==> run C: inputs <==
Design cpu, start of the top module:
module cpu 
	(output wire [7:0] address,
	 output wire [7:0] to_memory,
	 output wire write,
	 input wire [7:0] from_memory, 
     input wire clk, reset);
clock: 5.16 ns
lec_check: 0
abc_area: 1
cap_margin: 20
core_margin: 2
core_utilization: 68
cts_cluster_diameter: 393
cts_cluster_size: 94
place_density: 0.38
setup_slack_margin: 1.37
slew_margin: 20
tns_end_percent: 10
run.sh (not shown) runs the stock make flow with config.mk's settings and CLKGATE_MAP_FILE=.
==> inputs of run M, as changes to run C <==
ABC_AREA = unset   (was 1)
CORE_UTILIZATION = 23   (was 68)
CTS_CLUSTER_DIAMETER = unset   (was 393)
CTS_CLUSTER_SIZE = unset   (was 94)
PLACE_DENSITY = unset   (was 0.38)
SETUP_SLACK_MARGIN = unset   (was 1.37)
TNS_END_PERCENT = unset   (was 10)
==> flow/constraint.sdc (replaced) <==
create_clock -name core_clock -period 5.51 [get_ports {clk}]
set_input_delay 1.1020 -clock core_clock [delete_from_list [all_inputs] [get_ports {clk}]]
set_output_delay 1.1020 -clock core_clock [all_outputs]
set_load 0.01 [all_outputs]
==> results <==
- Die size: run C is lower than run M (66%).
- Cell count: run M is larger than run C (about 7%).
- In run M the setup slack is lower than in run C, by 0.44 ns.
- Against run M, the sequential share of layout area of run C is higher by 1.3 points.
- Between run C and run M, the lower core utilization is in run M (gap 49 points).
- Against run C, the synthesized area of run M is larger by about 4.4%.
==> figures <==
Die span in x: run M 168 um; run C 97.3 um
Required time at the endpoint of the critical path: run M 4.41 ns; run C 4.13 ns
Number of logic inverters in the finished layout: run M 36; run C 130
Power in sequential cells: run M 940 uW; run C 780 uW
Design internal power: run M 2110 uW; run C 1620 uW
Global-route met3 utilization: run M 0.0157; run C 0.0727
Least-Margin Pin Slew: run M 0.862 ns; run C 0.879 ns
Global-route track usage on met1: run M 0.207; run C 0.469
Met2 GRT Util: run M 0.262; run C 0.675
Post-Route Utilization: run M 0.256; run C 0.743
Reg2Reg Setup Slack: run M 1.51 ns; run C 2.34 ns
Run status: run M complete, no violations; run C complete, no violations
Vias per cell: run M 5.74; run C 6.20

========
==> harbor: inputs <==
Starting RTL as in the previous note.
// cpu
module cpu 
	(output wire [7:0] address,
	 output wire [7:0] to_memory,
	 output wire write,
	 input wire [7:0] from_memory, 
     input wire clk, reset);
Settings: LEC_CHECK=0, ABC_AREA=1, CAP_MARGIN=20, CORE_ASPECT_RATIO=1.3, CORE_MARGIN=2, CORE_UTILIZATION=72, CTS_CLUSTER_DIAMETER=320, CTS_CLUSTER_SIZE=98, PLACE_DENSITY=0.86, SETUP_SLACK_MARGIN=0.91, SLEW_MARGIN=20, TNS_END_PERCENT=10; clock period 3.07 ns.
==> tundra: changes against harbor <==
==> flow/config.mk (replaced) <==
export PLATFORM = sky130hd
export DESIGN_NAME = cpu
export DESIGN_NICKNAME = cpu
export VERILOG_FILES = /design/flow/design.v
export SDC_FILE = /design/flow/constraint.sdc
export NUM_CORES = 4
export LEC_CHECK = 0
export CAP_MARGIN = 30
export CORE_MARGIN = 2
export CORE_UTILIZATION = 56
export SLEW_MARGIN = 20
==> flow/constraint.sdc (replaced) <==
create_clock -name core_clock -period 8.0 [get_ports {clk}]
set_input_delay 1.6000 -clock core_clock [delete_from_list [all_inputs] [get_ports {clk}]]
set_output_delay 1.6000 -clock core_clock [all_outputs]
set_load 0.01 [all_outputs]
==> zinc: changes against harbor <==
==> flow/config.mk (replaced) <==
export PLATFORM = sky130hd
export DESIGN_NAME = cpu
export DESIGN_NICKNAME = cpu
export VERILOG_FILES = /design/flow/design.v
export SDC_FILE = /design/flow/constraint.sdc
export NUM_CORES = 4
export LEC_CHECK = 0
export CAP_MARGIN = 20
export CORE_MARGIN = 2
export CORE_UTILIZATION = 40
export SLEW_MARGIN = 20
==> flow/constraint.sdc (replaced) <==
create_clock -name core_clock -period 8.0 [get_ports {clk}]
set_input_delay 1.6000 -clock core_clock [delete_from_list [all_inputs] [get_ports {clk}]]
set_output_delay 1.6000 -clock core_clock [all_outputs]
set_load 0.01 [all_outputs]
==> node_exporter_impl.prom <==
# HELP chip_impl_metric Yosys and OpenROAD flow results
# TYPE chip_impl_metric gauge
chip_impl_metric{name="yosysTopAreaCellShare",unit=""} 0.206
chip_impl_metric{name="grt.met3_usage",unit=""} 0.0681
chip_impl_metric{name="grt.overflow.total",unit=""} 0
chip_impl_metric{name="gp_congestion",unit=""} 1.06
chip_impl_metric{name="die_area",unit="um^2"} 11900
chip_impl_metric{name="total_grt_usage",unit=""} 0.371
chip_impl_metric{name="post-dp-hpwl",unit="mm"} 16.4
chip_impl_metric{name="ys_cells",unit=""} 816
chip_impl_info{name="clockRootBuffer",value="clkbuf_8"} 1
chip_impl_info{name="run_status",value="complete, no violations"} 1
chip_impl_metric{name="dp_slack",unit="ns"} 3.02
chip_impl_metric{name="fp-utilization",unit=""} 0.573
chip_impl_metric{name="die.size.x",unit="um"} 109
chip_impl_metric{name="detailed_place.area",unit="um^2"} 6390
That was tundra.
==> node_exporter_impl.prom <==
# HELP chip_impl_metric Flow report values
# TYPE chip_impl_metric gauge
chip_impl_info{name="firstError",value="[ERROR GRT-0232] Routing congestion too high. Check the congestion heatmap in the GUI."} 1
chip_impl_metric{name="fp-utilization",unit=""} 0.744
chip_impl_metric{name="netlist-cell-type-count",unit=""} 46
chip_impl_metric{name="die.size.x",unit="um"} 83.6
chip_impl_metric{name="yosysTopAreaCellShare",unit=""} 0.215
chip_impl_metric{name="cts_post_setup_buffers_inserted",unit=""} 38
chip_impl_metric{name="total_grt_usage",unit=""} 0.736
chip_impl_metric{name="detailed_place.area",unit="um^2"} 6300
chip_impl_info{name="last-stage-reached",value="global routing"} 1
chip_impl_info{name="run_status",value="stopped before the end"} 1
chip_impl_metric{name="dp_slack",unit="ns"} 0.0517
chip_impl_metric{name="grt.overflow.total",unit=""} 151
chip_impl_metric{name="gp_congestion",unit=""} 1.24
chip_impl_metric{name="synth_async_sr_flop_share",unit=""} 1.00
chip_impl_metric{name="ys_cells",unit=""} 943
chip_impl_metric{name="cts_sinks",unit=""} 51
chip_impl_metric{name="port_buffers",unit=""} 26
That was harbor.
==> node_exporter_impl.prom <==
# HELP chip_impl_metric Yosys and OpenROAD flow results
# TYPE chip_impl_metric gauge
chip_impl_metric{name="fp-utilization",unit=""} 0.408
chip_impl_metric{name="die.size.x",unit="um"} 128
chip_impl_metric{name="total_grt_usage",unit=""} 0.277
chip_impl_metric{name="post-dp-hpwl",unit="mm"} 17.1
chip_impl_info{name="clockRootBuffer",value="clkbuf_16"} 1
chip_impl_metric{name="grt.met3_usage",unit=""} 0.0603
chip_impl_metric{name="die_area",unit="um^2"} 16500
chip_impl_info{name="run_status",value="complete, no violations"} 1
chip_impl_metric{name="yosysTopAreaCellShare",unit=""} 0.206
chip_impl_metric{name="grt.overflow.total",unit=""} 0
That was zinc.
Power and IR drop assume default switching activity.
